==> try-nickel: inputs <==
Design top_module_d11, start of the top module:
module top_module_d11(
    i_clk,
    i_reset,
    i_start,
    i_load,
    i_enc_dec,
    i_pt1,
    i_pt2,
    i_key1,
    i_key2,
    i_r,
    o_ct1,
    o_ct2,
    o_done
);
input  i_start;
input  i_clk;
input  i_reset;
input  i_enc_dec;
input  i_load;
input  [191 : 0] i_r;
input  [63 : 0] i_pt1;
input  [63 : 0] i_pt2;
input  [127 : 0] i_key1;
input  [127 : 0] i_key2;
output wire [63 : 0] o_ct1;
output wire [63 : 0] o_ct2;
output wire o_done;
parameter IDLE = 2'b0, ROUND_FW = 2'b10, ROUND_BW = 2'b11, HALT = 2'b01;
reg [3 : 0] rnd_cnt;
reg [3 : 0] rnd_next;
reg  subrnd_cnt;
reg  subrnd_next;
reg [1 : 0] state;
reg [1 : 0] next_state;
reg done_reg;
reg done_next;
reg sel1, sel2, sel3, sel4;
reg [3 : 0] rc_sel;
wire rk_sel;
wire [3 : 0] rc_in_xor;
reg enc_dec_reg;
reg enc_dec_next;
wire  [63:0] RCarray [15 : 0];
reg [63 : 0] RC_in;
assign  RCarray[0]  =  64'h0;
assign  RCarray[1]  =  64'h0;
assign  RCarray[2]  =  64'h0;
assign  RCarray[3]  =  64'h13198a2e03707344;
assign  RCarray[4]  =  64'ha4093822299f31d0;
assign  RCarray[5]  =  64'h082efa98ec4e6c89;
assign  RCarray[6]  =  64'h452821e638d01377;
assign  RCarray[7]  =  64'hbe5466cf34e90c6c;
assign  RCarray[8]  =  64'h7ef84f78fd955cb1;
assign  RCarray[9]  =  64'h85840851f1ac43aa;
assign  RCarray[10] =  64'hc882d32f25323c54;
assign  RCarray[11] =  64'h64a51195e0e3610d;
assign  RCarray[12] =  64'hd3b5a399ca0c2399;
assign  RCarray[13] =  64'hc0ac29b7c97c50dd;
assign  RCarray[14]  =  64'h0;
assign  RCarray[15]  =  64'h0;
always @(rc_sel or RCarray[12] or RCarray[13] or RCarray[2] or
         RCarray[3] or RCarray[4] or RCarray[5] or RCarray[6] or 
         RCarray[7] or RCarray[8] or RCarray[9] or RCarray[10] or 
         RCarray[11] or RCarray[0] or RCarray[1] or RCarray[14] or 
         RCarray[15])
    RC_in = RCarray[rc_sel];
wire [63 : 0] in_reg_next1;
wire [63 : 0] in_reg_next2;
wire [63 : 0] in_reg_out1;
wire [63 : 0] in_reg_out2;
wire [15 : 0] sbox_out1_b1;
wire [15 : 0] sbox_out2_b1;
wire [15 : 0] sbox_out3_b1;
wire [15 : 0] sbox_out4_b1;
wire [15 : 0] sbox_out5_b1;
wire [15 : 0] sbox_out6_b1;
wire [15 : 0] sbox_out7_b1;
wire [15 : 0] sbox_out8_b1;
wire [15 : 0] sbox_out1_b2;
wire [15 : 0] sbox_out2_b2;
wire [15 : 0] sbox_out3_b2;
wire [15 : 0] sbox_out4_b2;
wire [15 : 0] sbox_out5_b2;
wire [15 : 0] sbox_out6_b2;
  ...
==> flow/config.mk <==
export PLATFORM = sky130hd
export DESIGN_NAME = top_module_d11
export DESIGN_NICKNAME = top_module_d11
export VERILOG_FILES = /design/flow/design.v
export SDC_FILE = /design/flow/constraint.sdc
export NUM_CORES = 4
export LEC_CHECK = 0
export CAP_MARGIN = 20
export CORE_MARGIN = 2
export CORE_UTILIZATION = 72
export CTS_CLUSTER_DIAMETER = 347
export CTS_CLUSTER_SIZE = 37
export HOLD_SLACK_MARGIN = 0.3
export PLACE_DENSITY_LB_ADDON = 0.05
export SETUP_SLACK_MARGIN = 0.86
export SLEW_MARGIN = 20
==> flow/constraint.sdc <==
create_clock -name core_clock -period 3.34 [get_ports {i_clk}]
set_input_delay 0.6680 -clock core_clock [delete_from_list [all_inputs] [get_ports {i_clk}]]
set_output_delay 0.6680 -clock core_clock [all_outputs]
set_load 0.01 [all_outputs]
run.sh (not shown) runs the stock make flow with config.mk's settings and CLKGATE_MAP_FILE=.
==> try-quartz (differences from try-nickel) <==
ABC_AREA = 1   (was default)
CORE_UTILIZATION = 64   (was 72)
CTS_CLUSTER_DIAMETER = default   (was 347)
CTS_CLUSTER_SIZE = 99   (was 37)
HOLD_SLACK_MARGIN = default   (was 0.3)
PLACE_DENSITY_LB_ADDON = default   (was 0.05)
SETUP_SLACK_MARGIN = 0.1   (was 0.86)
==> flow/constraint.sdc (replaced) <==
create_clock -name core_clock -period 3.57 [get_ports {i_clk}]
set_input_delay 0.7140 -clock core_clock [delete_from_list [all_inputs] [get_ports {i_clk}]]
set_output_delay 0.7140 -clock core_clock [all_outputs]
set_load 0.01 [all_outputs]
==> try-ember (differences from try-nickel) <==
CORE_UTILIZATION = 40   (was 72)
CTS_CLUSTER_DIAMETER = default   (was 347)
CTS_CLUSTER_SIZE = default   (was 37)
HOLD_SLACK_MARGIN = default   (was 0.3)
PLACE_DENSITY_LB_ADDON = default   (was 0.05)
SETUP_SLACK_MARGIN = 0.1   (was 0.86)
==> flow/constraint.sdc (replaced) <==
create_clock -name core_clock -period 6.0 [get_ports {i_clk}]
set_input_delay 1.2000 -clock core_clock [delete_from_list [all_inputs] [get_ports {i_clk}]]
set_output_delay 1.2000 -clock core_clock [all_outputs]
set_load 0.01 [all_outputs]
==> results <==
| quantity | try-ember | try-quartz | try-nickel |
|---|---|---|---|
| Outcome | complete, no violations | aborted with a tool error | aborted with a tool error |
| Last stage reached | - | 5_1_grt | 4_1_cts |
| Synthesized chip area reported by yosys | 0.05761 sq mm | 0.06029 sq mm | 0.05761 sq mm |
| Die outline area | 0.1471 sq mm | 0.09668 sq mm | 0.08229 sq mm |
| Hold buffer count at cts | 0 | 0 | - |
| CTS resizes | 6 | 1331 | - |
| Area share of and-or/or-and cells after synthesis | 9.002% | 8.988% | 9.002% |
| Initial Utilization | 40.20% | 64.60% | 72.81% |
| Die height | 383.5 um | 310.9 um | 286.9 um |
| Number of library cell types mapped by synthesis | 95 | 67 | 95 |
| Instance tally after logic synthesis | 5861 | 7808 | 5861 |
| Average cell area after synthesis | 9.829 sq um | 7.722 sq um | 9.829 sq um |
| Most frequent cell after synthesis | sky130_fd_sc_hd__xnor2_1 | sky130_fd_sc_hd__nand2_1 | sky130_fd_sc_hd__xnor2_1 |
| Mapped Nets | 6480 | 8427 | 6480 |
| Total CTS buffers | 108 | 99 | - |
| Maximum buffer depth of the clock tree | 3 | 3 | - |
| Buffer type at the clock tree root | sky130_fd_sc_hd__clkbuf_16 | sky130_fd_sc_hd__clkbuf_16 | - |
| Share of cell area taken by muxes after synthesis | 9.319% | 3.758% | 9.319% |
| Cell row count | 139 | 112 | 103 |
| Fraction of the mapped netlist area in adder cells | 1.086% | 0.8218% | 1.086% |
| H-Tree Level Count | 3 | 3 | - |
| HPWL Detailed | 201.0 mm | 210.0 mm | 189.6 mm |
| Yosys Instances | 5861 | 7808 | 5861 |
| Width of the die | 383.5 um | 310.9 um | 286.9 um |
| Placed Cells incl. Taps | 8236 | 10218 | 8067 |
| DP Area | 0.06684 sq mm | 0.07374 sq mm | 0.07208 sq mm |
